File: config.mk
export PLATFORM = sky130hd
export DESIGN_NAME = scr_search
export DESIGN_NICKNAME = scr_search
export VERILOG_FILES = /design/flow/design.v
export SDC_FILE = /design/flow/constraint.sdc
export NUM_CORES = 4
export LEC_CHECK = 0
export ABC_AREA = 1
export CAP_MARGIN = 20
export CORE_ASPECT_RATIO = 0.5
export CORE_MARGIN = 2
export CORE_UTILIZATION = 72
export CTS_CLUSTER_DIAMETER = 400
export CTS_CLUSTER_SIZE = 97
export PLACE_DENSITY = 0.41
export SETUP_SLACK_MARGIN = 0.64
export SLEW_MARGIN = 20
export TNS_END_PERCENT = 20
File: constraint.sdc
create_clock -name core_clock -period 2.86 [get_ports {clk}]
set_input_delay 0.5720 -clock core_clock [delete_from_list [all_inputs] [get_ports {clk}]]
set_output_delay 0.5720 -clock core_clock [all_outputs]
set_load 0.01 [all_outputs]
File: design.v
`timescale 1ns / 1ps
module scr_search(clk,rst,start,R_fixed,angle1,adder,error,X,Y,done
    );
wire [13:0] R_LUT[255:0];
wire [13:0] tan_LUT[255:0];
wire [3:0] adder_LUT[255:0];
wire [13:0] sind_LUT[19:0];
assign sind_LUT[0]=14'b00000001001001;
assign sind_LUT[1]=14'b00000001010000;
assign sind_LUT[2]=14'b00000001011000;
assign sind_LUT[3]=14'b00000001011111;
assign sind_LUT[4]=14'b00000001100110;
assign sind_LUT[5]=14'b00000001101110;
assign sind_LUT[6]=14'b00000001110101;
assign sind_LUT[7]=14'b00000001111100;
assign sind_LUT[8]=14'b00000010000100;
assign sind_LUT[9]=14'b00000010001011;
assign sind_LUT[10]=14'b00000010010010;
assign sind_LUT[11]=14'b00000010011010;
assign sind_LUT[12]=14'b00000010100001;
assign sind_LUT[13]=14'b00000010101000;
assign sind_LUT[14]=14'b00000010110000;
assign sind_LUT[15]=14'b00000010110111;
assign sind_LUT[16]=14'b00000010111110;
assign sind_LUT[17]=14'b00000011000110;
assign sind_LUT[18]=14'b00000011001101;
assign sind_LUT[19]=14'b00000011010100;
assign R_LUT[0]=14'b000000000000000;
assign R_LUT[1]=14'b000000010000000;
assign R_LUT[2]=14'b000000100000000;
assign R_LUT[3]=14'b000000110000000;
assign R_LUT[4]=14'b000001000000000;
assign R_LUT[5]=14'b000001010000000;
assign R_LUT[6]=14'b000001100000000;
assign R_LUT[7]=14'b000001110000000;
assign R_LUT[8]=14'b000010000000000;
assign R_LUT[9]=14'b000010010000000;
assign R_LUT[10]=14'b00010100000000;
assign R_LUT[11]=14'b00010110000000;
assign R_LUT[12]=14'b00011000000000;
assign R_LUT[13]=14'b00011010000000;
assign R_LUT[14]=14'b00011100000000;
assign R_LUT[15]=14'b00011110000000;
assign R_LUT[16]=14'b00000010000000;
assign R_LUT[17]=14'b00000010110101;
assign R_LUT[18]=14'b00000100011110;
assign R_LUT[19]=14'b00000110010100;
assign R_LUT[20]=14'b00001000001111;
assign R_LUT[21]=14'b00001010001100;
assign R_LUT[22]=14'b00001100001010;
assign R_LUT[23]=14'b00001110001001;
assign R_LUT[24]=14'b00010000000111;
assign R_LUT[25]=14'b00010010000111;
assign R_LUT[26]=14'b00010100000110;
assign R_LUT[27]=14'b00010110000101;
assign R_LUT[28]=14'b00011000000101;
assign R_LUT[29]=14'b00011010000100;
assign R_LUT[30]=14'b00011100000100;
assign R_LUT[31]=14'b00011110000100;
assign R_LUT[32]=14'b00000100000000;
assign R_LUT[33]=14'b00000100011110;
assign R_LUT[34]=14'b00000101101010;
assign R_LUT[35]=14'b00000111001101;
assign R_LUT[36]=14'b00001000111100;
assign R_LUT[37]=14'b00001010110001;
assign R_LUT[38]=14'b00001100101001;
assign R_LUT[39]=14'b00001110100011;
assign R_LUT[40]=14'b00010000011111;
assign R_LUT[41]=14'b00010010011100;
assign R_LUT[42]=14'b00010100011001;
assign R_LUT[43]=14'b00010110010111;
assign R_LUT[44]=14'b00011000010101;
assign R_LUT[45]=14'b00011010010011;
assign R_LUT[46]=14'b00011100010010;
assign R_LUT[47]=14'b00011110010000;
assign R_LUT[48]=14'b00000110000000;
assign R_LUT[49]=14'b00000110010100;
assign R_LUT[50]=14'b00000111001101;
assign R_LUT[51]=14'b00001000011111;
assign R_LUT[52]=14'b00001010000000;
assign R_LUT[53]=14'b00001011101010;
assign R_LUT[54]=14'b00001101011010;
assign R_LUT[55]=14'b00001111001110;
assign R_LUT[56]=14'b00010001000101;
assign R_LUT[57]=14'b00010010111110;
assign R_LUT[58]=14'b00010100111000;
assign R_LUT[59]=14'b00010110110011;
assign R_LUT[60]=14'b00011000101111;
assign R_LUT[61]=14'b00011010101011;
assign R_LUT[62]=14'b00011100101000;
assign R_LUT[63]=14'b00011110100110;
assign R_LUT[64]=14'b00001000000000;
assign R_LUT[65]=14'b00001000001111;
assign R_LUT[66]=14'b00001000111100;
assign R_LUT[67]=14'b00001010000000;
assign R_LUT[68]=14'b00001011010100;
assign R_LUT[69]=14'b00001100110011;
assign R_LUT[70]=14'b00001110011011;
assign R_LUT[71]=14'b00010000000111;
assign R_LUT[72]=14'b00010001111000;
assign R_LUT[73]=14'b00010011101100;
assign R_LUT[74]=14'b00010101100010;
assign R_LUT[75]=14'b00010111011010;
assign R_LUT[76]=14'b00011001010011;
assign R_LUT[77]=14'b00011011001100;
assign R_LUT[78]=14'b00011101000111;
assign R_LUT[79]=14'b00011111000011;
assign R_LUT[80]=14'b00001010000000;
assign R_LUT[81]=14'b00001010001100;
assign R_LUT[82]=14'b00001010110001;
assign R_LUT[83]=14'b00001011101010;
assign R_LUT[84]=14'b00001100110011;
assign R_LUT[85]=14'b00001110001001;
assign R_LUT[86]=14'b00001111100111;
assign R_LUT[87]=14'b00010001001101;
assign R_LUT[88]=14'b00010010110111;
assign R_LUT[89]=14'b00010100100101;
assign R_LUT[90]=14'b00010110010111;
assign R_LUT[91]=14'b00011000001010;
assign R_LUT[92]=14'b00011010000000;
assign R_LUT[93]=14'b00011011110110;
assign R_LUT[94]=14'b00011101101110;
assign R_LUT[95]=14'b00011111100111;
assign R_LUT[96]=14'b00001100000000;
assign R_LUT[97]=14'b00001100001010;
assign R_LUT[98]=14'b00001100101001;
assign R_LUT[99]=14'b00001101011010;
assign R_LUT[100]=14'b00001110011011;
assign R_LUT[101]=14'b00001111100111;
assign R_LUT[102]=14'b00010000111110;
assign R_LUT[103]=14'b00010010011100;
assign R_LUT[104]=14'b00010100000000;
assign R_LUT[105]=14'b00010101101000;
assign R_LUT[106]=14'b00010111010100;
assign R_LUT[107]=14'b00011001000011;
assign R_LUT[108]=14'b00011010110101;
assign R_LUT[109]=14'b00011100101000;
assign R_LUT[110]=14'b00011110011101;
assign R_LUT[111]=14'b00100000010011;
assign R_LUT[112]=14'b00001110000000;
assign R_LUT[113]=14'b00001110001001;
assign R_LUT[114]=14'b00001110100011;
assign R_LUT[115]=14'b00001111001110;
assign R_LUT[116]=14'b00010000000111;
assign R_LUT[117]=14'b00010001001101;
assign R_LUT[118]=14'b00010010011100;
assign R_LUT[119]=14'b00010011110011;
assign R_LUT[120]=14'b00010101010000;
assign R_LUT[121]=14'b00010110110011;
assign R_LUT[122]=14'b00011000011010;
assign R_LUT[123]=14'b00011010000100;
assign R_LUT[124]=14'b00011011110010;
assign R_LUT[125]=14'b00011101100001;
assign R_LUT[126]=14'b00011111010011;
assign R_LUT[127]=14'b00100001000110;
assign R_LUT[128]=14'b00010000000000;
assign R_LUT[129]=14'b00010000000111;
assign R_LUT[130]=14'b00010000011111;
assign R_LUT[131]=14'b00010001000101;
assign R_LUT[132]=14'b00010001111000;
assign R_LUT[133]=14'b00010010110111;
assign R_LUT[134]=14'b00010100000000;
assign R_LUT[135]=14'b00010101010000;
assign R_LUT[136]=14'b00010110101000;
assign R_LUT[137]=14'b00011000000101;
assign R_LUT[138]=14'b00011001100111;
assign R_LUT[139]=14'b00011011001100;
assign R_LUT[140]=14'b00011100110110;
assign R_LUT[141]=14'b00011110100001;
assign R_LUT[142]=14'b00100000001111;
assign R_LUT[143]=14'b00100010000000;
assign R_LUT[144]=14'b00010010000000;
assign R_LUT[145]=14'b00010010000111;
assign R_LUT[146]=14'b00010010011100;
assign R_LUT[147]=14'b00010010111110;
assign R_LUT[148]=14'b00010011101100;
assign R_LUT[149]=14'b00010100100101;
assign R_LUT[150]=14'b00010101101000;
assign R_LUT[151]=14'b00010110110011;
assign R_LUT[152]=14'b00011000000101;
assign R_LUT[153]=14'b00011001011101;
assign R_LUT[154]=14'b00011010111010;
assign R_LUT[155]=14'b00011100011011;
assign R_LUT[156]=14'b00011110000000;
assign R_LUT[157]=14'b00011111100111;
assign R_LUT[158]=14'b00100001010010;
assign R_LUT[159]=14'b00100010111111;
assign R_LUT[160]=14'b00010100000000;
assign R_LUT[161]=14'b00010100000110;
assign R_LUT[162]=14'b00010100011001;
assign R_LUT[163]=14'b00010100111000;
assign R_LUT[164]=14'b00010101100010;
assign R_LUT[165]=14'b00010110010111;
assign R_LUT[166]=14'b00010111010100;
assign R_LUT[167]=14'b00011000011010;
assign R_LUT[168]=14'b00011001100111;
assign R_LUT[169]=14'b00011010111010;
assign R_LUT[170]=14'b00011100010010;
assign R_LUT[171]=14'b00011101101110;
assign R_LUT[172]=14'b00011111001111;
assign R_LUT[173]=14'b00100000110011;
assign R_LUT[174]=14'b00100010011010;
assign R_LUT[175]=14'b00100100000011;
assign R_LUT[176]=14'b00010110000000;
assign R_LUT[177]=14'b00010110000101;
assign R_LUT[178]=14'b00010110010111;
assign R_LUT[179]=14'b00010110110011;
assign R_LUT[180]=14'b00010111011010;
assign R_LUT[181]=14'b00011000001010;
assign R_LUT[182]=14'b00011001000011;
assign R_LUT[183]=14'b00011010000100;
assign R_LUT[184]=14'b00011011001100;
assign R_LUT[185]=14'b00011100011011;
assign R_LUT[186]=14'b00011101101110;
assign R_LUT[187]=14'b00011111000111;
assign R_LUT[188]=14'b00100000100011;
assign R_LUT[189]=14'b00100010000011;
assign R_LUT[190]=14'b00100011100110;
assign R_LUT[191]=14'b00100101001100;
assign R_LUT[192]=14'b00011000000000;
assign R_LUT[193]=14'b00011000000101;
assign R_LUT[194]=14'b00011000010101;
assign R_LUT[195]=14'b00011000101111;
assign R_LUT[196]=14'b00011001010011;
assign R_LUT[197]=14'b00011010000000;
assign R_LUT[198]=14'b00011010110101;
assign R_LUT[199]=14'b00011011110010;
assign R_LUT[200]=14'b00011100110110;
assign R_LUT[201]=14'b00011110000000;
assign R_LUT[202]=14'b00011111001111;
assign R_LUT[203]=14'b00100000100011;
assign R_LUT[204]=14'b00100001111100;
assign R_LUT[205]=14'b00100011011000;
assign R_LUT[206]=14'b00100100111000;
assign R_LUT[207]=14'b00100110011010;
assign R_LUT[208]=14'b00011010000000;
assign R_LUT[209]=14'b00011010000100;
assign R_LUT[210]=14'b00011010010011;
assign R_LUT[211]=14'b00011010101011;
assign R_LUT[212]=14'b00011011001100;
assign R_LUT[213]=14'b00011011110110;
assign R_LUT[214]=14'b00011100101000;
assign R_LUT[215]=14'b00011101100001;
assign R_LUT[216]=14'b00011110100001;
assign R_LUT[217]=14'b00011111100111;
assign R_LUT[218]=14'b00100000110011;
assign R_LUT[219]=14'b00100010000011;
assign R_LUT[220]=14'b00100011011000;
assign R_LUT[221]=14'b00100100110001;
assign R_LUT[222]=14'b00100110001101;
assign R_LUT[223]=14'b00100111101100;
assign R_LUT[224]=14'b00011100000000;
assign R_LUT[225]=14'b00011100000100;
assign R_LUT[226]=14'b00011100010010;
assign R_LUT[227]=14'b00011100101000;
assign R_LUT[228]=14'b00011101000111;
assign R_LUT[229]=14'b00011101101110;
assign R_LUT[230]=14'b00011110011101;
assign R_LUT[231]=14'b00011111010011;
assign R_LUT[232]=14'b00100000001111;
assign R_LUT[233]=14'b00100001010010;
assign R_LUT[234]=14'b00100010011010;
assign R_LUT[235]=14'b00100011100110;
assign R_LUT[236]=14'b00100100111000;
assign R_LUT[237]=14'b00100110001101;
assign R_LUT[238]=14'b00100111100110;
assign R_LUT[239]=14'b00101001000010;
assign R_LUT[240]=14'b00011110000000;
assign R_LUT[241]=14'b00011110000100;
assign R_LUT[242]=14'b00011110010000;
assign R_LUT[243]=14'b00011110100110;
assign R_LUT[244]=14'b00011111000011;
assign R_LUT[245]=14'b00011111100111;
assign R_LUT[246]=14'b00100000010011;
assign R_LUT[247]=14'b00100001000110;
assign R_LUT[248]=14'b00100010000000;
assign R_LUT[249]=14'b00100010111111;
assign R_LUT[250]=14'b00100100000011;
assign R_LUT[251]=14'b00100101001100;
assign R_LUT[252]=14'b00100110011010;
assign R_LUT[253]=14'b00100111101100;
assign R_LUT[254]=14'b00101001000010;
assign R_LUT[255]=14'b00101010011011;
assign adder_LUT[0]=4'b0010;
assign adder_LUT[1]=4'b0010;
assign adder_LUT[2]=4'b0011;
assign adder_LUT[3]=4'b0010;
assign adder_LUT[4]=4'b0011;
assign adder_LUT[5]=4'b0011;
assign adder_LUT[6]=4'b0100;
assign adder_LUT[7]=4'b0010;
assign adder_LUT[8]=4'b0011;
assign adder_LUT[9]=4'b0011;
assign adder_LUT[10]=4'b0100;
assign adder_LUT[11]=4'b0011;
assign adder_LUT[12]=4'b0100;
assign adder_LUT[13]=4'b0100;
assign adder_LUT[14]=4'b0101;
assign adder_LUT[15]=4'b0010;
assign adder_LUT[16]=4'b0010;
assign adder_LUT[17]=4'b0010;
assign adder_LUT[18]=4'b0011;
assign adder_LUT[19]=4'b0010;
assign adder_LUT[20]=4'b0011;
assign adder_LUT[21]=4'b0011;
assign adder_LUT[22]=4'b0100;
assign adder_LUT[23]=4'b0010;
assign adder_LUT[24]=4'b0011;
assign adder_LUT[25]=4'b0011;
assign adder_LUT[26]=4'b0100;
assign adder_LUT[27]=4'b011;
assign adder_LUT[28]=4'b0100;
assign adder_LUT[29]=4'b0100;
assign adder_LUT[30]=4'b0101;
assign adder_LUT[31]=4'b0010;
assign adder_LUT[32]=4'b0011;
assign adder_LUT[33]=4'b0011;
assign adder_LUT[34]=4'b0100;
assign adder_LUT[35]=4'b0011;
assign adder_LUT[36]=4'b0100;
assign adder_LUT[37]=4'b0100;
assign adder_LUT[38]=4'b0101;
assign adder_LUT[39]=4'b0011;
assign adder_LUT[40]=4'b0100;
assign adder_LUT[41]=4'b0100;
assign adder_LUT[42]=4'b0101;
assign adder_LUT[43]=4'b0100;
assign adder_LUT[44]=4'b0101;
assign adder_LUT[45]=4'b0101;
assign adder_LUT[46]=4'b0110;
assign adder_LUT[47]=4'b0011;
assign adder_LUT[48]=4'b0010;
assign adder_LUT[49]=4'b0010;
assign adder_LUT[50]=4'b0011;
assign adder_LUT[51]=4'b0010;
assign adder_LUT[52]=4'b0011;
assign adder_LUT[53]=4'b0011;
assign adder_LUT[54]=4'b0100;
assign adder_LUT[55]=4'b0010;
assign adder_LUT[56]=4'b0011;
assign adder_LUT[57]=4'b0011;
assign adder_LUT[58]=4'b0100;
assign adder_LUT[59]=4'b0011;
assign adder_LUT[60]=4'b0100;
assign adder_LUT[61]=4'b0100;
assign adder_LUT[62]=4'b0101;
assign adder_LUT[63]=4'b0010;
assign adder_LUT[64]=4'b0011;
assign adder_LUT[65]=4'b0011;
assign adder_LUT[66]=4'b0100;
assign adder_LUT[67]=4'b0011;
assign adder_LUT[68]=4'b0100;
assign adder_LUT[69]=4'b0100;
assign adder_LUT[70]=4'b0101;
assign adder_LUT[71]=4'b0011;
assign adder_LUT[72]=4'b0100;
assign adder_LUT[73]=4'b0100;
assign adder_LUT[74]=4'b0101;
assign adder_LUT[75]=4'b0100;
assign adder_LUT[76]=4'b0101;
assign adder_LUT[77]=4'b0101;
assign adder_LUT[78]=4'b0110;
assign adder_LUT[79]=4'b0011;
assign adder_LUT[80]=4'b0011;
assign adder_LUT[81]=4'b0011;
assign adder_LUT[82]=4'b0100;
assign adder_LUT[83]=4'b0011;
assign adder_LUT[84]=4'b0100;
assign adder_LUT[85]=4'b0100;
assign adder_LUT[86]=4'b0101;
assign adder_LUT[87]=4'b0011;
assign adder_LUT[88]=4'b0100;
assign adder_LUT[89]=4'b0100;
assign adder_LUT[90]=4'b0101;
assign adder_LUT[91]=4'b0100;
assign adder_LUT[92]=4'b0101;
assign adder_LUT[93]=4'b0101;
assign adder_LUT[94]=4'b0110;
assign adder_LUT[95]=4'b0011;
assign adder_LUT[96]=4'b0100;
assign adder_LUT[97]=4'b0100;
assign adder_LUT[98]=4'b0101;
assign adder_LUT[99]=4'b0100;
assign adder_LUT[100]=4'b0101;
assign adder_LUT[101]=4'b0101;
assign adder_LUT[102]=4'b0110;
assign adder_LUT[103]=4'b0100;
assign adder_LUT[104]=4'b0101;
assign adder_LUT[105]=4'b0101;
assign adder_LUT[106]=4'b0110;
assign adder_LUT[107]=4'b0101;
assign adder_LUT[108]=4'b0110;
assign adder_LUT[109]=4'b0110;
assign adder_LUT[110]=4'b0111;
assign adder_LUT[111]=4'b0100;
assign adder_LUT[112]=4'b0010;
assign adder_LUT[113]=4'b0010;
assign adder_LUT[114]=4'b0011;
assign adder_LUT[115]=4'b0010;
assign adder_LUT[116]=4'b0011;
assign adder_LUT[117]=4'b0011;
assign adder_LUT[118]=4'b0100;
assign adder_LUT[119]=4'b0010;
assign adder_LUT[120]=4'b0011;
assign adder_LUT[121]=4'b0011;
assign adder_LUT[122]=4'b0100;
assign adder_LUT[123]=4'b0011;
assign adder_LUT[124]=4'b0100;
assign adder_LUT[125]=4'b0100;
assign adder_LUT[126]=4'b0101;
assign adder_LUT[127]=4'b0010;
assign adder_LUT[128]=4'b0011;
assign adder_LUT[129]=4'b0011;
assign adder_LUT[130]=4'b0100;
assign adder_LUT[131]=4'b0011;
assign adder_LUT[132]=4'b0100;
assign adder_LUT[133]=4'b0100;
assign adder_LUT[134]=4'b0101;
assign adder_LUT[135]=4'b0011;
assign adder_LUT[136]=4'b0100;
assign adder_LUT[137]=4'b0100;
assign adder_LUT[138]=4'b0101;
assign adder_LUT[139]=4'b0100;
assign adder_LUT[140]=4'b0101;
assign adder_LUT[141]=4'b0101;
assign adder_LUT[142]=4'b0110;
assign adder_LUT[143]=4'b0011;
assign adder_LUT[144]=4'b0011;
assign adder_LUT[145]=4'b0011;
assign adder_LUT[146]=4'b0100;
assign adder_LUT[147]=4'b0011;
assign adder_LUT[148]=4'b0100;
assign adder_LUT[149]=4'b0100;
assign adder_LUT[150]=4'b0101;
assign adder_LUT[151]=4'b0011;
assign adder_LUT[152]=4'b0100;
assign adder_LUT[153]=4'b0100;
assign adder_LUT[154]=4'b0101;
assign adder_LUT[155]=4'b0100;
assign adder_LUT[156]=4'b0101;
assign adder_LUT[157]=4'b0101;
assign adder_LUT[158]=4'b0110;
assign adder_LUT[159]=4'b0011;
assign adder_LUT[160]=4'b0100;
assign adder_LUT[161]=4'b0100;
assign adder_LUT[162]=4'b0101;
assign adder_LUT[163]=4'b0100;
assign adder_LUT[164]=4'b0101;
assign adder_LUT[165]=4'b0101;
assign adder_LUT[166]=4'b0110;
assign adder_LUT[167]=4'b0100;
assign adder_LUT[168]=4'b0101;
assign adder_LUT[169]=4'b0101;
assign adder_LUT[170]=4'b0110;
assign adder_LUT[171]=4'b0101;
assign adder_LUT[172]=4'b0110;
assign adder_LUT[173]=4'b0110;
assign adder_LUT[174]=4'b0111;
assign adder_LUT[175]=4'b0100;
assign adder_LUT[176]=4'b0011;
assign adder_LUT[177]=4'b0011;
assign adder_LUT[178]=4'b0100;
assign adder_LUT[179]=4'b0011;
assign adder_LUT[180]=4'b0100;
assign adder_LUT[181]=4'b0100;
assign adder_LUT[182]=4'b0101;
assign adder_LUT[183]=4'b0011;
assign adder_LUT[184]=4'b0100;
assign adder_LUT[185]=4'b0100;
assign adder_LUT[186]=4'b0101;
assign adder_LUT[187]=4'b0100;
assign adder_LUT[188]=4'b0101;
assign adder_LUT[189]=4'b0101;
assign adder_LUT[190]=4'b0110;
assign adder_LUT[191]=4'b0011;
assign adder_LUT[192]=4'b0100;
assign adder_LUT[193]=4'b0100;
assign adder_LUT[194]=4'b0101;
assign adder_LUT[195]=4'b0100;
assign adder_LUT[196]=4'b0101;
assign adder_LUT[197]=4'b0101;
assign adder_LUT[198]=4'b0110;
assign adder_LUT[199]=4'b0100;
assign adder_LUT[200]=4'b0101;
assign adder_LUT[201]=4'b0101;
assign adder_LUT[202]=4'b0110;
assign adder_LUT[203]=4'b0101;
assign adder_LUT[204]=4'b0110;
assign adder_LUT[205]=4'b0110;
assign adder_LUT[206]=4'b0111;
assign adder_LUT[207]=4'b0100;
assign adder_LUT[208]=4'b0100;
assign adder_LUT[209]=4'b0100;
assign adder_LUT[210]=4'b0101;
assign adder_LUT[211]=4'b0100;
assign adder_LUT[212]=4'b0101;
assign adder_LUT[213]=4'b0101;
assign adder_LUT[214]=4'b0110;
assign adder_LUT[215]=4'b0100;
assign adder_LUT[216]=4'b0101;
assign adder_LUT[217]=4'b0101;
assign adder_LUT[218]=4'b0110;
assign adder_LUT[219]=4'b0101;
assign adder_LUT[220]=4'b0110;
assign adder_LUT[221]=4'b0110;
assign adder_LUT[222]=4'b0111;
assign adder_LUT[223]=4'b0100;
assign adder_LUT[224]=4'b0101;
assign adder_LUT[225]=4'b0101;
assign adder_LUT[226]=4'b0110;
assign adder_LUT[227]=4'b0101;
assign adder_LUT[228]=4'b0110;
assign adder_LUT[229]=4'b0110;
assign adder_LUT[230]=4'b0111;
assign adder_LUT[231]=4'b0101;
assign adder_LUT[232]=4'b0110;
assign adder_LUT[233]=4'b0110;
assign adder_LUT[234]=4'b0111;
assign adder_LUT[235]=4'b0110;
assign adder_LUT[236]=4'b0111;
assign adder_LUT[237]=4'b0111;
assign adder_LUT[238]=4'b1000;
assign adder_LUT[239]=4'b0101;
assign adder_LUT[240]=4'b0010;
assign adder_LUT[241]=4'b0010;
assign adder_LUT[242]=4'b00011;
assign adder_LUT[243]=4'b0010;
assign adder_LUT[244]=4'b0011;
assign adder_LUT[245]=4'b0011;
assign adder_LUT[246]=4'b0100;
assign adder_LUT[247]=4'b0010;
assign adder_LUT[248]=4'b0011;
assign adder_LUT[249]=4'b0011;
assign adder_LUT[250]=4'b0100;
assign adder_LUT[251]=4'b0011;
assign adder_LUT[252]=4'b0100;
assign adder_LUT[253]=4'b0100;
assign adder_LUT[254]=4'b0101;
assign adder_LUT[255]=4'b0010;
assign tan_LUT[0]=14'b10110100000000;
assign tan_LUT[1]=14'b10110100000000;
assign tan_LUT[2]=14'b10110100000000;
assign tan_LUT[3]=14'b10110100000000;
assign tan_LUT[4]=14'b10110100000000;
assign tan_LUT[5]=14'b10110100000000;
assign tan_LUT[6]=14'b10110100000000;
assign tan_LUT[7]=14'b10110100000000;
assign tan_LUT[8]=14'b10110100000000;
assign tan_LUT[9]=14'b10110100000000;
assign tan_LUT[10]=14'b10110100000000;
assign tan_LUT[11]=14'b10110100000000;
assign tan_LUT[12]=14'b10110100000000;
assign tan_LUT[13]=14'b10110100000000;
assign tan_LUT[14]=14'b10110100000000;
assign tan_LUT[15]=14'b10110100000000;
assign tan_LUT[16]=14'b00000000000000;
assign tan_LUT[17]=14'b01011010000000;
assign tan_LUT[18]=14'b01111110110111;
assign tan_LUT[19]=14'b10001111001000;
assign tan_LUT[20]=14'b10010111111011;
assign tan_LUT[21]=14'b10011101011000;
assign tan_LUT[22]=14'b10100001000100;
assign tan_LUT[23]=14'b10100011101111;
assign tan_LUT[24]=14'b10100101110000;
assign tan_LUT[25]=14'b10100111010100;
assign tan_LUT[26]=14'b10101000100101;
assign tan_LUT[27]=14'b10101001100111;
assign tan_LUT[28]=14'b10101010011110;
assign tan_LUT[29]=14'b10101011001100;
assign tan_LUT[30]=14'b10101011110101;
assign tan_LUT[31]=14'b10101100010111;
assign tan_LUT[32]=14'b00000000000000;
assign tan_LUT[33]=14'b00110101001000;
assign tan_LUT[34]=14'b01011010000000;
assign tan_LUT[35]=14'b01110000100111;
assign tan_LUT[36]=14'b01111110110111;
assign tan_LUT[37]=14'b10001000011001;
assign tan_LUT[38]=14'b10001111001000;
assign tan_LUT[39]=14'b10010100000110;
assign tan_LUT[40]=14'b10010111111011;
assign tan_LUT[41]=14'b10011010111100;
assign tan_LUT[42]=14'b10011101011000;
assign tan_LUT[43]=14'b10011111011000;
assign tan_LUT[44]=14'b10100001000100;
assign tan_LUT[45]=14'b10100010100000;
assign tan_LUT[46]=14'b10100011101111;
assign tan_LUT[47]=14'b10100100110011;
assign tan_LUT[48]=14'b00000000000000;
assign tan_LUT[49]=14'b00100100110111;
assign tan_LUT[50]=14'b01000011011000;
assign tan_LUT[51]=14'b01011010000000;
assign tan_LUT[52]=14'b01101010010000;
assign tan_LUT[53]=14'b01110110000100;
assign tan_LUT[54]=14'b01111110110111;
assign tan_LUT[55]=14'b10000101100110;
assign tan_LUT[56]=14'b10001010111000;
assign tan_LUT[57]=14'b10001111001000;
assign tan_LUT[58]=14'b10010010100110;
assign tan_LUT[59]=14'b10010101011111;
assign tan_LUT[60]=14'b10010111111011;
assign tan_LUT[61]=14'b10011010000000;
assign tan_LUT[62]=14'b10011011110011;
assign tan_LUT[63]=14'b10011101011000;
assign tan_LUT[64]=14'b00000000000000;
assign tan_LUT[65]=14'b00011100000100;
assign tan_LUT[66]=14'b00110101001000;
assign tan_LUT[67]=14'b01001001101111;
assign tan_LUT[68]=14'b01011010000000;
assign tan_LUT[69]=14'b01100110101011;
assign tan_LUT[70]=14'b01110000100111;
assign tan_LUT[71]=14'b01111000100000;
assign tan_LUT[72]=14'b01111110110111;
assign tan_LUT[73]=14'b10000100000100;
assign tan_LUT[74]=14'b10001000011001;
assign tan_LUT[75]=14'b10001100000010;
assign tan_LUT[76]=14'b10001111001000;
assign tan_LUT[77]=14'b10010001110010;
assign tan_LUT[78]=14'b10010100000110;
assign tan_LUT[79]=14'b10010110001000;
assign tan_LUT[80]=14'b00000000000000;
assign tan_LUT[81]=14'b00010110100111;
assign tan_LUT[82]=14'b00101011100110;
assign tan_LUT[83]=14'b00111101111011;
assign tan_LUT[84]=14'b01001101010100;
assign tan_LUT[85]=14'b01011010000000;
assign tan_LUT[86]=14'b01100100011000;
assign tan_LUT[87]=14'b01101100111011;
assign tan_LUT[88]=14'b01110011111111;
assign tan_LUT[89]=14'b01111001111001;
assign tan_LUT[90]=14'b01111110110111;
assign tan_LUT[91]=14'b10000011000111;
assign tan_LUT[92]=14'b10000110110000;
assign tan_LUT[93]=14'b10001001111011;
assign tan_LUT[94]=14'b10001100101100;
assign tan_LUT[95]=14'b10001111001000;
assign tan_LUT[96]=14'b00000000000000;
assign tan_LUT[97]=14'b00010010111011;
assign tan_LUT[98]=14'b00100100110111;
assign tan_LUT[99]=14'b00110101001000;
assign tan_LUT[100]=14'b01000011011000;
assign tan_LUT[101]=14'b01001111100111;
assign tan_LUT[102]=14'b01011010000000;
assign tan_LUT[103]=14'b01100010110011;
assign tan_LUT[104]=14'b01101010010000;
assign tan_LUT[105]=14'b01110000100111;
assign tan_LUT[106]=14'b01110110000100;
assign tan_LUT[107]=14'b01111010110001;
assign tan_LUT[108]=14'b01111110110111;
assign tan_LUT[109]=14'b10000010011100;
assign tan_LUT[110]=14'b10000101100110;
assign tan_LUT[111]=14'b10001000011001;
assign tan_LUT[112]=14'b00000000000000;
assign tan_LUT[113]=14'b00010000010000;
assign tan_LUT[114]=14'b00011111111001;
assign tan_LUT[115]=14'b00101110011001;
assign tan_LUT[116]=14'b00111011011111;
assign tan_LUT[117]=14'b01000111000100;
assign tan_LUT[118]=14'b01010001001100;
assign tan_LUT[119]=14'b01011010000000;
assign tan_LUT[120]=14'b01100001101000;
assign tan_LUT[121]=14'b01101000010000;
assign tan_LUT[122]=14'b01101110000001;
assign tan_LUT[123]=14'b01110011000011;
assign tan_LUT[124]=14'b01110111011111;
assign tan_LUT[125]=14'b01111011011001;
assign tan_LUT[126]=14'b01111110110111;
assign tan_LUT[127]=14'b10000001111101;
assign tan_LUT[128]=14'b00000000000000;
assign tan_LUT[129]=14'b00001110010000;
assign tan_LUT[130]=14'b00011100000100;
assign tan_LUT[131]=14'b00101001000111;
assign tan_LUT[132]=14'b00110101001000;
assign tan_LUT[133]=14'b01000000000000;
assign tan_LUT[134]=14'b01001001101111;
assign tan_LUT[135]=14'b01010010010111;
assign tan_LUT[136]=14'b01011010000000;
assign tan_LUT[137]=14'b01100000101110;
assign tan_LUT[138]=14'b01100110101011;
assign tan_LUT[139]=14'b01101011111100;
assign tan_LUT[140]=14'b01110000100111;
assign tan_LUT[141]=14'b01110100110010;
assign tan_LUT[142]=14'b01111000100000;
assign tan_LUT[143]=14'b01111011110110;
assign tan_LUT[144]=14'b00000000000000;
assign tan_LUT[145]=14'b00001100101011;
assign tan_LUT[146]=14'b00011001000011;
assign tan_LUT[147]=14'b00100100110111;
assign tan_LUT[148]=14'b00101111111011;
assign tan_LUT[149]=14'b00111010000110;
assign tan_LUT[150]=14'b01000011011000;
assign tan_LUT[151]=14'b01001011110000;
assign tan_LUT[152]=14'b01010011010001;
assign tan_LUT[153]=14'b01011010000000;
assign tan_LUT[154]=14'b01100000000001;
assign tan_LUT[155]=14'b01100101011010;
assign tan_LUT[156]=14'b01101010010000;
assign tan_LUT[157]=14'b01101110100111;
assign tan_LUT[158]=14'b01110010100001;
assign tan_LUT[159]=14'b01110110000100;
assign tan_LUT[160]=14'b00000000000000;
assign tan_LUT[161]=14'b00001011011010;
assign tan_LUT[162]=14'b00010110100111;
assign tan_LUT[163]=14'b00100001011001;
assign tan_LUT[164]=14'b00101011100110;
assign tan_LUT[165]=14'b00110101001000;
assign tan_LUT[166]=14'b00111101111011;
assign tan_LUT[167]=14'b01000101111110;
assign tan_LUT[168]=14'b01001101010100;
assign tan_LUT[169]=14'b01010011111110;
assign tan_LUT[170]=14'b01011010000000;
assign tan_LUT[171]=14'b01011111011100;
assign tan_LUT[172]=14'b01100100011000;
assign tan_LUT[173]=14'b01101000110111;
assign tan_LUT[174]=14'b01101100111011;
assign tan_LUT[175]=14'b01110000100111;
assign tan_LUT[176]=14'b00000000000000;
assign tan_LUT[177]=14'b00001010011000;
assign tan_LUT[178]=14'b00010100100111;
assign tan_LUT[179]=14'b00011110100000;
assign tan_LUT[180]=14'b00100111111101;
assign tan_LUT[181]=14'b00110000111000;
assign tan_LUT[182]=14'b00111001001110;
assign tan_LUT[183]=14'b01000000111100;
assign tan_LUT[184]=14'b01001000000011;
assign tan_LUT[185]=14'b01001110100101;
assign tan_LUT[186]=14'b01010100100011;
assign tan_LUT[187]=14'b01011010000000;
assign tan_LUT[188]=14'b01011110111110;
assign tan_LUT[189]=14'b01100011100001;
assign tan_LUT[190]=14'b01100111101011;
assign tan_LUT[191]=14'b01101011011111;
assign tan_LUT[192]=14'b00000000000000;
assign tan_LUT[193]=14'b00001001100001;
assign tan_LUT[194]=14'b00010010111011;
assign tan_LUT[195]=14'b00011100000100;
assign tan_LUT[196]=14'b00100100110111;
assign tan_LUT[197]=14'b00101101001111;
assign tan_LUT[198]=14'b00110101001000;
assign tan_LUT[199]=14'b00111100100000;
assign tan_LUT[200]=14'b01000011011000;
assign tan_LUT[201]=14'b01001001101111;
assign tan_LUT[202]=14'b01001111100111;
assign tan_LUT[203]=14'b01010101000001;
assign tan_LUT[204]=14'b01011010000000;
assign tan_LUT[205]=14'b01011110100101;
assign tan_LUT[206]=14'b01100010110011;
assign tan_LUT[207]=14'b01100110101011;
assign tan_LUT[208]=14'b00000000000000;
assign tan_LUT[209]=14'b00001000110011;
assign tan_LUT[210]=14'b00010001011111;
assign tan_LUT[211]=14'b00011001111111;
assign tan_LUT[212]=14'b00100010001101;
assign tan_LUT[213]=14'b00101010000100;
assign tan_LUT[214]=14'b00110001100011;
assign tan_LUT[215]=14'b00111000100110;
assign tan_LUT[216]=14'b00111111001101;
assign tan_LUT[217]=14'b01000101011000;
assign tan_LUT[218]=14'b01001011001000;
assign tan_LUT[219]=14'b01010000011110;
assign tan_LUT[220]=14'b01010101011010;
assign tan_LUT[221]=14'b01011010000000;
assign tan_LUT[222]=14'b01011110001111;
assign tan_LUT[223]=14'b01100010001010;
assign tan_LUT[224]=14'b00000000000000;
assign tan_LUT[225]=14'b00001000001010;
assign tan_LUT[226]=14'b00010000010000;
assign tan_LUT[227]=14'b00011000001100;
assign tan_LUT[228]=14'b00011111111001;
assign tan_LUT[229]=14'b00100111010011;
assign tan_LUT[230]=14'b00101110011001;
assign tan_LUT[231]=14'b00110101001000;
assign tan_LUT[232]=14'b00111011011111;
assign tan_LUT[233]=14'b01000001011110;
assign tan_LUT[234]=14'b01000111000100;
assign tan_LUT[235]=14'b01001100010100;
assign tan_LUT[236]=14'b01010001001100;
assign tan_LUT[237]=14'b01010101110000;
assign tan_LUT[238]=14'b01011010000000;
assign tan_LUT[239]=14'b01011101111100;
assign tan_LUT[240]=14'b00000000000000;
assign tan_LUT[241]=14'b00000111101000;
assign tan_LUT[242]=14'b00001111001100;
assign tan_LUT[243]=14'b00010110100111;
assign tan_LUT[244]=14'b00011101110111;
assign tan_LUT[245]=14'b00100100110111;
assign tan_LUT[246]=14'b00101011100110;
assign tan_LUT[247]=14'b00110010000010;
assign tan_LUT[248]=14'b00111000001001;
assign tan_LUT[249]=14'b00111101111011;
assign tan_LUT[250]=14'b01000011011000;
assign tan_LUT[251]=14'b01001000100000;
assign tan_LUT[252]=14'b01001101010100;
assign tan_LUT[253]=14'b01010001110101;
assign tan_LUT[254]=14'b01010110000011;
assign tan_LUT[255]=14'b01011010000000;
input clk;
input rst;
input start;
input [13:0] R_fixed ;
input [13:0] angle1;
input [3:0] adder;
input [4:0] error;
output [3:0] X;
output [3:0] Y;
output done;
reg [13:0] data_outR; 
reg [13:0] data_outtan; 
reg [3:0] data_outadder; 
reg [7:0] count;
reg [9:0] globalcount;
reg [13:0] temp;
reg [3:0] X;
reg [3:0] Y;
reg [13:0] temp_tan;
reg busy;
reg done;
always@(posedge clk)
begin
	if(rst)
	begin
		busy = 1'b0;
		done = 1'b0;
	end
	else if(!busy)
	begin
		if(start)
		begin
			busy = 1'b1;
			done = 1'b0;
			count = 8'b00000000;
			globalcount = 10'b0000000000;
			temp_tan = 14'b11111111111111;
			X = 4'b0000;
			Y = 4'b0000;
		end
	end
	else if(globalcount < 764)
	begin
	globalcount=globalcount+1;
	if(globalcount==1 || globalcount==4 || globalcount==7 || globalcount==10 || globalcount==13 || globalcount==16 || globalcount==19 || globalcount==22 || globalcount==25 || globalcount==28 || globalcount==31 || globalcount==34 || globalcount==37 || globalcount==40 || globalcount==43 || globalcount==46 || globalcount==49 || globalcount==52 || globalcount==55 || globalcount==58 || globalcount==61 || globalcount==64 || globalcount==67 || globalcount==70 || globalcount==73 || globalcount==76 || globalcount==79 || globalcount==82 || globalcount==85 || globalcount==88 || globalcount==91 || globalcount==94 || globalcount==97 ||globalcount==100 || globalcount==103 || globalcount==106 || globalcount==109 || globalcount==112 || globalcount==115 || globalcount==118 || globalcount==121 || globalcount==124 || globalcount==127 || globalcount==130 || globalcount==133 || globalcount==136 || globalcount==139 || globalcount==142 || globalcount==145 || globalcount==148 || globalcount==151 || globalcount==154 || globalcount==157 || globalcount==160 || globalcount==163 || globalcount==166 || globalcount==169 || globalcount==172 || globalcount==175 || globalcount==178 || globalcount==181 || globalcount==184 || globalcount==187 || globalcount==190 || globalcount==193 || globalcount==196 || globalcount==199 || globalcount==202 || globalcount==205 || globalcount==208 || globalcount==211 || globalcount==214 || globalcount==217 || globalcount==220 || globalcount==223 || globalcount==226 || globalcount==229 || globalcount==232 || globalcount==235 || globalcount==238 || globalcount==241 || globalcount==244 || globalcount==247 || globalcount==250 || globalcount==253 || globalcount==256 || globalcount==259 || globalcount==262 || globalcount==265 || globalcount==268 || globalcount==271 || globalcount==274 || globalcount==277 || globalcount==280 || globalcount==283 || globalcount==286 || globalcount==289 || globalcount==292 || globalcount==295 || globalcount==298 || globalcount==301 || globalcount==304 || globalcount==307 || globalcount==310 || globalcount==313 || globalcount==316 || globalcount==319 || globalcount==322 || globalcount==325 || globalcount==328 || globalcount==331 || globalcount==334 || globalcount==337 || globalcount==340 || globalcount==343 || globalcount==346 || globalcount==349 || globalcount==352 || globalcount==355 || globalcount==358 || globalcount==361 || globalcount==364 || globalcount==367 || globalcount==370 || globalcount==373 || globalcount==376 || globalcount==379 || globalcount==382 || globalcount==385 || globalcount==388 || globalcount==391 || globalcount==394 || globalcount==397 || globalcount==400 || globalcount==403 || globalcount==406 || globalcount==409 || globalcount==412 || globalcount==415 || globalcount==418 || globalcount==421 || globalcount==424 || globalcount==427 || globalcount==430 || globalcount==433 || globalcount==436 || globalcount==439 || globalcount==442 || globalcount==445 || globalcount==448 || globalcount==451 || globalcount==454 || globalcount==457 || globalcount==460 || globalcount==463 ||globalcount==466 || globalcount==469 || globalcount==472 || globalcount==475 || globalcount==478 || globalcount==481 || globalcount==484 || globalcount==487 || globalcount==490 || globalcount==493 || globalcount==496 || globalcount==499 || globalcount==502 || globalcount==505 || globalcount==508 || globalcount==511 || globalcount==514 || globalcount==517 || globalcount==520 || globalcount==523 || globalcount==526 || globalcount==529 || globalcount==532 || globalcount==535 || globalcount==538 || globalcount==541 || globalcount==544 || globalcount==547 || globalcount==550 || globalcount==553 || globalcount==556 || globalcount==559 || globalcount==562 || globalcount==565 || globalcount==568 || globalcount==571 || globalcount==574 || globalcount==577 || globalcount==580 || globalcount==583 || globalcount==586 || globalcount==589 || globalcount==592 || globalcount==595 || globalcount==598 || globalcount==601 || globalcount==604 || globalcount==607 || globalcount==610 || globalcount==613 || globalcount==616 || globalcount==619 || globalcount==622 || globalcount==625 || globalcount==628 || globalcount==631 || globalcount==634 || globalcount==637 || globalcount==640 || globalcount==643 || globalcount==646 || globalcount==649 || globalcount==652 || globalcount==655 || globalcount==658 || globalcount==661 || globalcount==664 || globalcount==667 || globalcount==670 || globalcount==673 || globalcount==676 || globalcount==679 || globalcount==682 || globalcount==685 || globalcount==688 || globalcount==691 || globalcount==694 || globalcount==697 || globalcount==700 || globalcount==703 || globalcount==706 || globalcount==709 || globalcount==712 || globalcount==715 || globalcount==718 || globalcount==721 || globalcount==724 || globalcount==727 || globalcount==730 ||globalcount==733 ||globalcount==736 || globalcount==739 || globalcount==742 || globalcount==745 || globalcount==748 || globalcount==751 || globalcount==754 || globalcount==757 || globalcount==760 || globalcount==763) 
	begin
		count = count + 8'b00000001;
		data_outR = R_LUT[count];
		data_outadder = adder_LUT[count];
		data_outtan = tan_LUT[count];
		temp=(data_outtan>angle1)?(data_outtan-angle1):(angle1-data_outtan);
		if(data_outR < R_fixed  && data_outadder < adder && (temp)< sind_LUT[error])
		begin
			if ( temp < temp_tan  ) 
			begin
				  temp_tan=temp;
				  X[3:0] = count[7:4];
				  Y[3:0] = count[3:0];
			end
			end	
		end
	end
	else
	begin
		busy = 1'b0;
		done = 1'b1;
	end
end
endmodule
File: run.sh
#!/bin/bash
# the make line also repeats each setting of config.mk as NAME=value (left out here)
make -C /OpenROAD-flow-scripts/flow DESIGN_CONFIG=/design/flow/config.mk WORK_HOME=/design/flow/orfs CLKGATE_MAP_FILE= finish
==> deck_impl_summary.md, run 1 <==
Flow Results at a Glance

Logic synthesis
  – Main flop type after synthesis: edfxtp_1
  – Cell type with the largest total area: nand2_1
  – Main area contributors: nand2_1 (21%), nor2_1 (12%), edfxtp_1 (10%)
  – Xor+xnor area frac: 1.90%
  – Dominant kind of combinational cell: simple AND/OR/NAND/NOR gates
  – Aoi share: 7.36%
  – Post-synth top area share: 21.3%
  – Chip area line of the yosys report: 0.0115 sq mm
  – Seq/Total Area, Yosys: 10.8%
  – Simple share: 59.3%
  – Yosys cell types: 55
  – Count leader, synth: nand2_1
  – Count of library flops with an enable pin: 40
  – # Cells Yosys: 2166
  – YS warnings: 1
  – Adder Area Share: 8.06%
  – Mapped Area: 0.0115 sq mm
  – Mux area share: 0%
  – Synth async-reset ratio: 0%
  – Nets at Floorplan: 2279
  – Flops after synth: 42
  – Most frequent cells after synthesis: nand2_1 (654), nor2_1 (356), inv_1 (308)
  – Cells after synthesis: 2166
  – Syn avg cell area: 5.32 sq um

Floorplanning
  – # rows: 32
  – Fp_density: 74.1%
  – I/O Pins: 49
  – Die y size: 93.4 microns
  – Chip Width: 183 microns
  – Die Area: 0.0171 sq mm
  – Core area: 0.0155 sq mm

Status
  – Failed at: detailed placement
  – Err: [ERROR DPL-0038] Utilization greater than 100%, impossible to legalize
  – Status: did not finish

Placement
  – Final GP Congestion: 1.63
  – Port Buf Inserts: 48
-- metrics by stage --
stage             setup WS [ns]  std cells  cell area [sq um]  TNS (ns)
global placement          -3.44       3272              19400   -102.91
floorplan                 -2.70       2166              12100    -76.32
==> run 2, diff against run 1 <==
ABC_AREA = not set   (was 1)
CELL_PAD_IN_SITES_DETAIL_PLACEMENT = 0   (was not set)
CELL_PAD_IN_SITES_GLOBAL_PLACEMENT = 2   (was not set)
CORE_ASPECT_RATIO = 0.72   (was 0.5)
CORE_UTILIZATION = 36   (was 72)
CTS_CLUSTER_DIAMETER = not set   (was 400)
CTS_CLUSTER_SIZE = not set   (was 97)
GPL_ROUTABILITY_DRIVEN = 0   (was not set)
MAX_ROUTING_LAYER = met5   (was not set)
PLACE_DENSITY = not set   (was 0.41)
PLACE_DENSITY_LB_ADDON = 0.04   (was not set)
SETUP_SLACK_MARGIN = 0.17   (was 0.64)
SLEW_MARGIN = 40   (was 20)
TNS_END_PERCENT = not set   (was 20)
clock period = 6.58 ns   (was 2.86 ns; I/O delays follow)
==> run 2 against run 1 <==
  * Synthesized cell count down 17%
  * Area after synthesis up 4.0%
  * The layout now fails its checks (negative setup slack)
  * Die size up 100%
==> deck_impl_summary.md, run 2 <==
Implementation Results

Worst setup path
  – Crit path max-delay family: simple AND/OR/NAND/NOR gates
  – Crit-path most repeated cell: buf_4
  – CP bufs+invs: 9
  – R2R cell count: 37
  – Worst setup path start: count[0]$_SDFFCE_PN0P_
  – Critical Path End: temp_tan[8]$_SDFFCE_PN1P_
  – CP max FO: 14
  – Reg2reg start: count[0]$_SDFFCE_PN0P_
  – Worst path arrival time: 8.50 ns
  – R2R Path End: temp_tan[8]$_SDFFCE_PN1P_
  – CP Capture Type: flop
  – R2R Setup Slk: -1.90 ns
  – CP max-delay cell: nor4_1
  – WP depth: 37
  – Crit path kind: reg2reg
  – Worst path max stage delay: 0.48 ns
  – Required time of the critical path: 6.60 ns
  – CP Launch Type: flop

Final timing
  – Final Setup Violations: 22
  – Clock skew: 0.00700 ns
  – Setup TNS: -41.71 ns
  – Slew HR: 34.1%
  – Worst hold slack: 0.505 ns
  – Period Utilization, post-route: 129%
  – Crit path time final: 8.48 ns
  – Slew @ Worst Pin: 0.982 ns
  – Fin. Hold Viols: 0
  – Fmax: 118 MHz
  – RSZ-0062 raised after global routing: true
  – Slew Viols, Final: 0
  – Final worst slack: -1.90 ns

Logic synthesis
  – Flops after synth: 42 (unchanged)
  – Chip area line of the yosys report: 0.0120 sq mm (was 0.0115 sq mm)
  – Post-synth top area share: 10.0% (was 21.3%)
  – Simple share: 33.6% (was 59.3%)
  – YS warnings: 1 (unchanged)
  – Most frequent cells after synthesis: nor2_1 (161), nand2_1 (159), a21oi_1 (135) (was nand2_1 (654), nor2_1 (356), inv_1 (308))
  – Adder Area Share: 7.76% (was 8.06%)
  – Cell type with the largest total area: edfxtp_1 (was nand2_1)
  – Nets at Floorplan: 1905 (was 2279)
  – Count of library flops with an enable pin: 40 (unchanged)
  – Synth async-reset ratio: 0% (unchanged)
  – Main flop type after synthesis: edfxtp_1 (unchanged)
  – Yosys cell types: 100 (was 55)
  – Dominant kind of combinational cell: AND-OR/OR-AND gates (was simple AND/OR/NAND/NOR gates)
  – Mux area share: 1.91% (was 0%)
  – Xor+xnor area frac: 2.82% (was 1.90%)
  – Cells after synthesis: 1792 (was 2166)
  – Mapped Area: 0.0120 sq mm (was 0.0115 sq mm)
  – Main area contributors: edfxtp_1 (10%), ha_1 (7.4%), a21oi_1 (5.6%) (was nand2_1 (21%), nor2_1 (12%), edfxtp_1 (10%))
  – Count leader, synth: nor2_1 (was nand2_1)
  – # Cells Yosys: 1792 (was 2166)
  – Seq/Total Area, Yosys: 10.4% (was 10.8%)
  – Aoi share: 35.5% (was 7.36%)
  – Syn avg cell area: 6.68 sq um (was 5.32 sq um)

Placement
  – Placed wire-length estimate: 69500 microns
  – DP Worst Slack: -1.95 ns
  – Post-placement cell area: 0.0181 sq mm
  – Port Buf Inserts: 48 (unchanged)

CTS
  – Clock Pin Slew Worst Setup and Hold Paths: 0.07 ns
  – Hold Buf Count CTS: 0
  – TritonCTS buffer count: 5
  – H-tree depth: 2
  – Clk Latency, worst-skew pair: 0.29 ns
  – Root Driver: clkbuf_16
  – Sink Count: 42
  – Clock Path Buffers: 2
  – CTS tree: yes

Global route
  – Initial antenna violation count: 9
  – GR Util All Layers: 50.1%
  – Vias in the first global route: 19400
  – First-pass GRT wire length: 129000 microns
  – Grt total ovfl: 0
  – Largest net degree at the start of global routing: 23

Power and ir drop
  – Pleak: 0.00904 uW
  – Sw power: 2370 uW
  – Clock share of power: 5.2%
  – IR drop worst, VDD: 0.258 mV
  – Combinational share of power: 87.1%
  – Seq. pwr: 371 uW
  – Largest Pwr Group: combinational cells
  – Logic power comb: 4230 uW
  – Pwr/cell area: 239 mW/mm^2
  – Flop pwr share: 7.6%
  – P_clk: 253 uW
  – Int Power: 2480 uW
  – Sw frac: 48.9%

Floorplanning
  – # rows: 56 (was 32)
  – Core area: 0.0327 sq mm (was 0.0155 sq mm)
  – Fp_density: 36.7% (was 74.1%)
  – Die y size: 159 microns (was 93.4 microns)
  – Die Area: 0.0347 sq mm (was 0.0171 sq mm)
  – Chip Width: 219 microns (was 183 microns)
  – I/O Pins: 49 (unchanged)

Drt
  – DR iter-0 viols: 5762
  – Vias: 21300
  – Antenna-violating nets left: 0
  – DRT Wirelength: 93100 microns
  – DR WL/cell: 31.9 microns
  – Vias per cell: 7.31
  – Number of remaining DRC errors: 0
  – Initial DRT Pass Iterations: 29

Final layout
  – Final #Nets: 2589
  – Final core utilization: 62.1%
  – P&R area growth vs syn: 69.4%
  – Cell area after layout: 0.0203 sq mm

Worst hold path
  – Hold Path End: done$_SDFFE_PP0P_
  – Hold Crit Class: reg2reg
  – Hold Crit Start: done$_SDFFE_PP0P_
  – WHS Path Cells: 2

Job
  – Tool warnings: 50
  – Max-capacitance violation count: 0

Status
  – Status: finished with violations (was did not finish)
  – Layout check failures: negative setup slack
## run 2: repair_timing
action | in CTS | in global routing
buffers inserted | 45 | 31
cloned | 1 | 3
resized | 157 | 120
setup endpoints to repair | 31 | 32
endpoints found under the hold margin | 0 | 0
pin swaps | 39 | 63
## run 2: metrics by stage
stage	instances	power (uW)
floorplan	1792	2170
global placement	2822	3770
detailed placement	2823	3820
CTS	2877	4350
global route	2916	5070
finish	2919	4850
## run 2: cell type report
class                      count  area [sq um]
antenna                        7          17.5
clock inverter                 3          23.8
inverter                      70           263
tap                          435           544
sequential                    42          1240
timing repair buffer         841          6870
clock buffer                   5           125
multi-input combinational   1516         11200
fill                        2955         12400
## run 2: per-layer routing
metal | GRT usage [%] | wire [microns]
met1 | 64.4 | 35000
met2 | 60.3 | 31200
met3 | 34.7 | 18300
met4 | 23.5 | 7890
met5 | 11.7 | 715
==> run 3, diff against run 2 <==
ABC_AREA = 1   (was not set)
CELL_PAD_IN_SITES_DETAIL_PLACEMENT = not set   (was 0)
CELL_PAD_IN_SITES_GLOBAL_PLACEMENT = not set   (was 2)
CORE_ASPECT_RATIO = not set   (was 0.72)
CORE_UTILIZATION = 62   (was 36)
GPL_ROUTABILITY_DRIVEN = not set   (was 0)
MAX_ROUTING_LAYER = not set   (was met5)
PLACE_DENSITY = 0.45   (was not set)
PLACE_DENSITY_LB_ADDON = not set   (was 0.04)
SETUP_SLACK_MARGIN = not set   (was 0.17)
SLEW_MARGIN = 20   (was 40)
clock period = 10.9 ns   (was 6.58 ns; I/O delays follow)
==> run 3 against run 2 <==
  * The flow now stops in global routing
  * Area after synthesis fell by 3.8%
  * Die size down 43%
  * Synthesized cell count is 21% higher
==> deck_impl_summary.md, run 3 <==
Flow Results at a Glance

Status
  – Status: did not finish (was finished with violations)
  – Err: [ERROR GRT-0116] Global routing finished with congestion. Check the congestion regions in the DRC Viewer.
  – Failed at: global routing

Logic synthesis
  – YS warnings: 1 (unchanged)
  – Main area contributors: nand2_1 (21%), nor2_1 (12%), edfxtp_1 (10%) (was edfxtp_1 (10%), ha_1 (7.4%), a21oi_1 (5.6%))
  – Post-synth top area share: 21.3% (was 10.0%)
  – Main flop type after synthesis: edfxtp_1 (unchanged)
  – Yosys cell types: 55 (was 100)
  – Count leader, synth: nand2_1 (was nor2_1)
  – Xor+xnor area frac: 1.90% (was 2.82%)
  – Adder Area Share: 8.06% (was 7.76%)
  – Seq/Total Area, Yosys: 10.8% (was 10.4%)
  – Syn avg cell area: 5.32 sq um (was 6.68 sq um)
  – Flops after synth: 42 (unchanged)
  – Synth async-reset ratio: 0% (unchanged)
  – Cells after synthesis: 2166 (was 1792)
  – Simple share: 59.3% (was 33.6%)
  – Dominant kind of combinational cell: simple AND/OR/NAND/NOR gates (was AND-OR/OR-AND gates)
  – Nets at Floorplan: 2279 (was 1905)
  – Chip area line of the yosys report: 0.0115 sq mm (was 0.0120 sq mm)
  – Cell type with the largest total area: nand2_1 (was edfxtp_1)
  – Most frequent cells after synthesis: nand2_1 (654), nor2_1 (356), inv_1 (308) (was nor2_1 (161), nand2_1 (159), a21oi_1 (135))
  – Aoi share: 7.36% (was 35.5%)
  – Mapped Area: 0.0115 sq mm (was 0.0120 sq mm)
  – Mux area share: 0% (was 1.91%)
  – # Cells Yosys: 2166 (was 1792)
  – Count of library flops with an enable pin: 40 (unchanged)

Floorplanning
  – # rows: 49 (was 56)
  – Die y size: 140 microns (was 159 microns)
  – Core area: 0.0181 sq mm (was 0.0327 sq mm)
  – I/O Pins: 49 (unchanged)
  – Die Area: 0.0197 sq mm (was 0.0347 sq mm)
  – Fp_density: 63.7% (was 36.7%)
  – Chip Width: 140 microns (was 219 microns)

CTS
  – Sink Count: 42 (unchanged)
  – Hold Buf Count CTS: 0 (unchanged)
  – Post-CTS Setup Inserts: 0 (was 45)
  – Root Driver: clkbuf_16 (unchanged)
  – Clock Path Buffers: 2 (unchanged)
  – TritonCTS buffer count: 5 (unchanged)
  – Post-cts gate resize count: 0 (was 157)
  – H-tree depth: 2 (unchanged)

Placement
  – Post-Place Cells: 2418 (was 2823)
  – Placed wire-length estimate: 46600 microns (was 69500 microns)
  – Port Buf Inserts: 48 (unchanged)
  – Final GP Congestion: 1.48

Global route
  – GR Util All Layers: 74.6%
  – Grt total ovfl: 2
## run 3: stage by stage
step	total power [uW]	setup slack [ns]	cell area [sq um]
4_1_cts	1290	2.33	12300
2_1_floorplan	895	4.55	11500
3_5_place_dp	1140	2.36	12100
3_3_place_gp	1130	2.68	12100
## run 3: layer usage
layer,track usage [%],overflow
met5,50.4,0
met4,65.5,0
met3,65.8,0
met2,87.4,1
met1,75.3,1
==> run 4, diff against run 3 <==
ABC_AREA = not set   (was 1)
CORE_UTILIZATION = 25   (was 62)
CTS_CLUSTER_DIAMETER = 282   (was not set)
CTS_CLUSTER_SIZE = 98   (was not set)
PLACE_DENSITY = not set   (was 0.45)
PLACE_DENSITY_LB_ADDON = 0.3   (was not set)
TNS_END_PERCENT = 10   (was not set)
clock period = 12.0 ns   (was 10.9 ns; I/O delays follow)
==> run 4 against run 3 <==
  * Now clean on timing, DRC and antenna
  * Area after synthesis up 4.0%
  * Synthesized cell count down 17%
  * Die size rose to 2.5 times the previous value
==> deck_impl_summary.md, run 4 <==
Implementation Results

Worst setup path
  – CP Capture Type: flop
  – Reg2reg start: count[0]$_SDFFCE_PN0P_
  – Critical Path End: Y[2]$_SDFFCE_PN0P_
  – Worst setup path start: count[0]$_SDFFCE_PN0P_
  – CP bufs+invs: 4
  – Worst path arrival time: 11.06 ns
  – Crit path kind: reg2reg
  – Required time of the critical path: 11.96 ns
  – Worst path max stage delay: 0.77 ns
  – Crit path max-delay family: simple AND/OR/NAND/NOR gates
  – R2R Path End: Y[2]$_SDFFCE_PN0P_
  – R2R Setup Slk: 0.90 ns
  – WP depth: 33
  – CP max-delay cell: nand2_1
  – CP max FO: 23
  – Crit-path most repeated cell: buf_4
  – CP Launch Type: flop
  – R2R cell count: 33

Final timing
  – Fin. Hold Viols: 0
  – Slew Viols, Final: 0
  – Setup TNS: 0 ns
  – Slew @ Worst Pin: 1.28 ns
  – RSZ-0062 raised after global routing: false
  – Period Utilization, post-route: 92.5%
  – Slew HR: 14.9%
  – Fmax: 90.1 MHz
  – Final Setup Violations: 0
  – Clock skew: 0.00407 ns
  – Crit path time final: 11.10 ns

CTS
  – Root Driver: clkbuf_16 (unchanged)
  – Sink Count: 42 (unchanged)
  – Post-cts gate resize count: 0 (unchanged)
  – TritonCTS buffer count: 5 (unchanged)
  – CTS tree: yes
  – Clock Pin Slew Worst Setup and Hold Paths: 0.06 ns
  – H-tree depth: 2 (unchanged)
  – Clock Path Buffers: 2 (unchanged)
  – Post-CTS Setup Inserts: 0 (unchanged)
  – Hold Buf Count CTS: 0 (unchanged)
  – Clk Latency, worst-skew pair: 0.29 ns

Logic synthesis
  – Count leader, synth: nor2_1 (was nand2_1)
  – Main flop type after synthesis: edfxtp_1 (unchanged)
  – # Cells Yosys: 1792 (was 2166)
  – Nets at Floorplan: 1905 (was 2279)
  – Cells after synthesis: 1792 (was 2166)
  – Chip area line of the yosys report: 0.0120 sq mm (was 0.0115 sq mm)
  – Dominant kind of combinational cell: AND-OR/OR-AND gates (was simple AND/OR/NAND/NOR gates)
  – Mux area share: 1.91% (was 0%)
  – YS warnings: 1 (unchanged)
  – Flops after synth: 42 (unchanged)
  – Yosys cell types: 100 (was 55)
  – Adder Area Share: 7.76% (was 8.06%)
  – Most frequent cells after synthesis: nor2_1 (161), nand2_1 (159), a21oi_1 (135) (was nand2_1 (654), nor2_1 (356), inv_1 (308))
  – Xor+xnor area frac: 2.82% (was 1.90%)
  – Syn avg cell area: 6.68 sq um (was 5.32 sq um)
  – Simple share: 33.6% (was 59.3%)
  – Synth async-reset ratio: 0% (unchanged)
  – Aoi share: 35.5% (was 7.36%)
  – Seq/Total Area, Yosys: 10.4% (was 10.8%)
  – Cell type with the largest total area: edfxtp_1 (was nand2_1)
  – Main area contributors: edfxtp_1 (10%), ha_1 (7.4%), a21oi_1 (5.6%) (was nand2_1 (21%), nor2_1 (12%), edfxtp_1 (10%))
  – Post-synth top area share: 10.0% (was 21.3%)
  – Count of library flops with an enable pin: 40 (unchanged)
  – Mapped Area: 0.0120 sq mm (was 0.0115 sq mm)

Power and ir drop
  – Sw frac: 56.8%
  – Clock share of power: 7.2%
  – Pleak: 0.00532 uW
  – P_clk: 132 uW
  – Combinational share of power: 81.4%
  – Int Power: 793 uW
  – Pwr/cell area: 135 mW/mm^2
  – Sw power: 1040 uW
  – IR drop worst, VDD: 0.0613 mV
  – Seq. pwr: 209 uW
  – Flop pwr share: 11.4%
  – Logic power comb: 1490 uW
  – Largest Pwr Group: combinational cells

Job
  – Max-capacitance violation count: 0
  – Tool warnings: 47

Floorplanning
  – Fp_density: 25.2% (was 63.7%)
  – Core area: 0.0475 sq mm (was 0.0181 sq mm)
  – I/O Pins: 49 (unchanged)
  – Die Area: 0.0497 sq mm (was 0.0197 sq mm)
  – Chip Width: 223 microns (was 140 microns)
  – Die y size: 223 microns (was 140 microns)
  – # rows: 80 (was 49)

Placement
  – Port Buf Inserts: 48 (unchanged)
  – Post-Place Cells: 2402 (was 2418)
  – Final GP Congestion: 1.12 (was 1.48)
  – Placed wire-length estimate: 70500 microns (was 46600 microns)

Global route
  – First-pass GRT wire length: 128000 microns
  – GR Util All Layers: 36.1%
  – Largest net degree at the start of global routing: 43
  – Initial antenna violation count: 4
  – Grt total ovfl: 0
  – Vias in the first global route: 16200

Worst hold path
  – Hold Crit Start: done$_SDFFE_PP0P_
  – Hold Crit Class: reg2reg
  – WHS Path Cells: 2
  – Hold Path End: done$_SDFFE_PP0P_

Drt
  – Antenna-violating nets left: 0
  – Vias: 17200
  – Number of remaining DRC errors: 0
  – DRT Wirelength: 93500 microns
  – DR iter-0 viols: 3041
  – Initial DRT Pass Iterations: 8
  – DR WL/cell: 38.7 microns
  – Vias per cell: 7.13

Final layout
  – Final #Nets: 1908
  – Non-filler instance count after layout: 2414
  – P&R area growth vs syn: 13.7%

Status
  – Status: finished clean (was did not finish)
==> run 4: area by class of cell <==
type / count / area, sq um
fillers: 5277 / 33900
multi-input cells: 1516 / 9870
repair buffers: 160 / 1320
flip-flops and latches: 42 / 1240
well taps: 615 / 769
inverters: 70 / 263
clock buffers: 5 / 125
clock inverters: 3 / 16.3
diodes: 3 / 7.51
==> run 4: stage by stage <==
| step | hold slack [ns] | instance area, sq um | setup slack (ns) | utilization, % | total power (uW) |
|---|---|---|---|---|---|
| after floorplan | 0.515 | 12000 | 2.51 | - | 1160 |
| after global placement | 0.485 | 13400 | 1.18 | 28.3 | 1660 |
| after detailed placement | 0.499 | 13400 | 1.04 | 28.3 | 1650 |
| after CTS | 0.508 | 13600 | 0.979 | 28.6 | 1790 |
| after global routing | 0.547 | 13600 | 0.365 | 28.6 | 1940 |
| final | 0.501 | 13600 | 0.902 | 28.6 | 1830 |
==> run 4: per-layer routing <==
layer | share of wire (%) | global-route usage (%) | wire length, microns
met1 | 38 | 44.4 | 35200
met2 | 41 | 53.6 | 38200
met3 | 13 | 11.4 | 11900
met4 | 8.8 | 24.8 | 8250
met5 | 0.035 | 0 | 33
Power is estimated from default activity; no workload was simulated.
